==> 06-25 <==
==> flow/design.v <==
module mult(y,a,b);  
	output logic [15:0] y;
	input  logic [7:0] a,b;
	logic [15:0] y_tmp;
	logic [7:0]  a_tmp;
	logic [7:0]  b_tmp;
	logic [14:0] c1;
	logic [10:0] c2;            
	logic [14:0] out1;
	logic [12:0] out2;
	logic [10:0] out3;
	logic [8:0]  out4;
	logic [14:0] m_temp0;
	logic [13:0] m_temp1;
	logic [12:0] m_temp2;
	logic [11:0] m_temp3;
	logic [10:0] m_temp4;
	logic [9:0]  m_temp5;
	logic [8:0]  m_temp6;
	logic [7:0]  m_temp7;
	always_comb
		begin
			if(a[7])
				begin
					a_tmp = ~a+1'b1;
					if(b[7])
						begin
							b_tmp = ~b+1'b1;
							y = y_tmp ;
						end
					else
						begin
							b_tmp = b;
							y = ~y_tmp+1'b1;
						end
				end
			else
				begin
					a_tmp = a;
					if(b[7])
						begin
							b_tmp = ~b+1'b1;
							y = ~y_tmp+1'b1;
						end
					else
						begin
							b_tmp = b;
							y = y_tmp;
						end
				end
		end
	always_comb
		begin
			out1 = m_temp0 + m_temp1;
			out2 = m_temp2 + m_temp3;
			out3 = m_temp4 + m_temp5;
			out4 = m_temp6 + m_temp7;
			c1   = out1    + out2;
			c2   = out3    + out4;
			y_tmp= c1      + c2;
		end
	always_comb
		begin		
			m_temp0[14:7] = b_tmp[7]?a_tmp:8'b00000000;
			m_temp0[6:0]  = 7'b0000000;
			m_temp1[13:6] = b_tmp[6]?a_tmp:8'b00000000;
			m_temp1[5:0]  = 6'b000000;
			m_temp2[12:5] = b_tmp[5]?a_tmp:8'b00000000;
			m_temp2[4:0]  = 5'b00000;
			m_temp3[11:4] = b_tmp[4]?a_tmp:8'b00000000;
			m_temp3[3:0]  = 4'b0000;
			m_temp4[10:3] = b_tmp[3]?a_tmp:8'b00000000;
			m_temp4[2:0]  = 3'b000;
			m_temp5[9:2]  = b_tmp[2]?a_tmp:8'b00000000;
			m_temp5[1:0]  = 2'b00;
			m_temp6[8:1]  = b_tmp[1]?a_tmp:8'b00000000;
			m_temp6[0]    = 1'b0;
			m_temp7       = b_tmp[0]?a_tmp:8'b00000000;
		end
endmodule
	module cnm(rep,imp,rea,ima,req,imq);  
	output logic signed[15:0] rep, imp;
	input  logic signed[7:0] rea, req, ima, imq;
	logic signed[15:0] y0,y1,y2,y3;
	mult reaXreq (.y(y0), .a(rea), .b(req));
	mult imaXimq (.y(y1), .a(ima), .b(imq));
	mult reaXimq (.y(y2), .a(rea), .b(imq));
	mult imaXreq (.y(y3), .a(ima), .b(req));
	always_comb
		begin
			rep = y0-y1;
			imp = y2+y3;
		end
endmodule
module cnm_top (
    input  logic               clk,
    input  logic               rst,
    input  logic               in_valid,
    input  logic signed [7:0]  rea,
    input  logic signed [7:0]  ima,
    input  logic signed [7:0]  req,
    input  logic signed [7:0]  imq,
    output logic               out_valid,
    output logic signed [15:0] rep,
    output logic signed [15:0] imp
);
    logic signed [7:0]  rea_r, ima_r, req_r, imq_r;
    logic               valid_r;
    logic signed [15:0] rep_c, imp_c;
    cnm cnm (.rep(rep_c), .imp(imp_c), .rea(rea_r), .ima(ima_r), .req(req_r), .imq(imq_r));
    always_ff @(posedge clk) begin
        rea_r <= rea;
        ima_r <= ima;
        req_r <= req;
        imq_r <= imq;
        rep   <= rep_c;
        imp   <= imp_c;
        if (rst) begin
            valid_r   <= 1'b0;
            out_valid <= 1'b0;
        end else begin
            valid_r   <= in_valid;
            out_valid <= valid_r;
        end
    end
endmodule
==> flow/run.sh <==
#!/bin/bash
# the make line also repeats each setting of config.mk as NAME=value (left out here)
make -C /OpenROAD-flow-scripts/flow DESIGN_CONFIG=/design/flow/config.mk WORK_HOME=/design/flow/orfs CLKGATE_MAP_FILE= finish
==> flow/config.mk <==
export PLATFORM = sky130hd
export DESIGN_NAME = cnm_top
export DESIGN_NICKNAME = cnm_top
export VERILOG_FILES = /design/flow/design.v
export SDC_FILE = /design/flow/constraint.sdc
export NUM_CORES = 4
export LEC_CHECK = 0
export ABC_AREA = 1
export CAP_MARGIN = 0
export CELL_PAD_IN_SITES_DETAIL_PLACEMENT = 0
export CORE_MARGIN = 5
export CORE_UTILIZATION = 70
export CTS_CLUSTER_SIZE = 15
export GPL_TIMING_DRIVEN = 1
export PLACE_DENSITY_LB_ADDON = 0.01
export SETUP_SLACK_MARGIN = 0.26
export SLEW_MARGIN = 40
export TNS_END_PERCENT = 20
==> flow/constraint.sdc <==
create_clock -name core_clock -period 1.8 [get_ports {clk}]
set_input_delay 0.3600 -clock core_clock [delete_from_list [all_inputs] [get_ports {clk}]]
set_output_delay 0.3600 -clock core_clock [all_outputs]
set_load 0.01 [all_outputs]
==> 03-07: changes against 06-25 <==
==> flow/config.mk (replaced) <==
export PLATFORM = sky130hd
export DESIGN_NAME = cnm_top
export DESIGN_NICKNAME = cnm_top
export VERILOG_FILES = /design/flow/design.v
export SDC_FILE = /design/flow/constraint.sdc
export NUM_CORES = 4
export LEC_CHECK = 0
export CAP_MARGIN = 5
export CELL_PAD_IN_SITES_DETAIL_PLACEMENT = 1
export CORE_MARGIN = 7
export CORE_UTILIZATION = 68
export CTS_CLUSTER_SIZE = 17
export GPL_TIMING_DRIVEN = 1
export MAX_ROUTING_LAYER = met4
export PLACE_DENSITY_LB_ADDON = 0.01
export SETUP_SLACK_MARGIN = 1.19
export SLEW_MARGIN = 40
export TNS_END_PERCENT = 50
==> flow/constraint.sdc (replaced) <==
create_clock -name core_clock -period 4.54 [get_ports {clk}]
set_input_delay 0.9080 -clock core_clock [delete_from_list [all_inputs] [get_ports {clk}]]
set_output_delay 0.9080 -clock core_clock [all_outputs]
set_load 0.01 [all_outputs]
==> results.toml <==
# flow metrics
[status]
toolErrorMsg = "[ERROR DPL-0038] Utilization greater than 100%, impossible to legalize"
lastStage = "clock tree synthesis (4_1_cts)"
status = "stopped before the end"

[floorplanning]
core_mm2 = 0.01927
# the run above: 06-25

==> results.toml <==
# flow metrics
[status]
status = "stopped before the end"
lastStage = "detailed placement (3_5_place_dp)"
toolErrorMsg = "[ERROR DPL-0033] detailed placement checks failed during check placement."

[floorplanning]
core_mm2 = 0.01796
pin_count = 68

[logic_synthesis]
async_reset_ff_share_pct = 0

[place]
numPortBuffers = 67
# the run above: 03-07

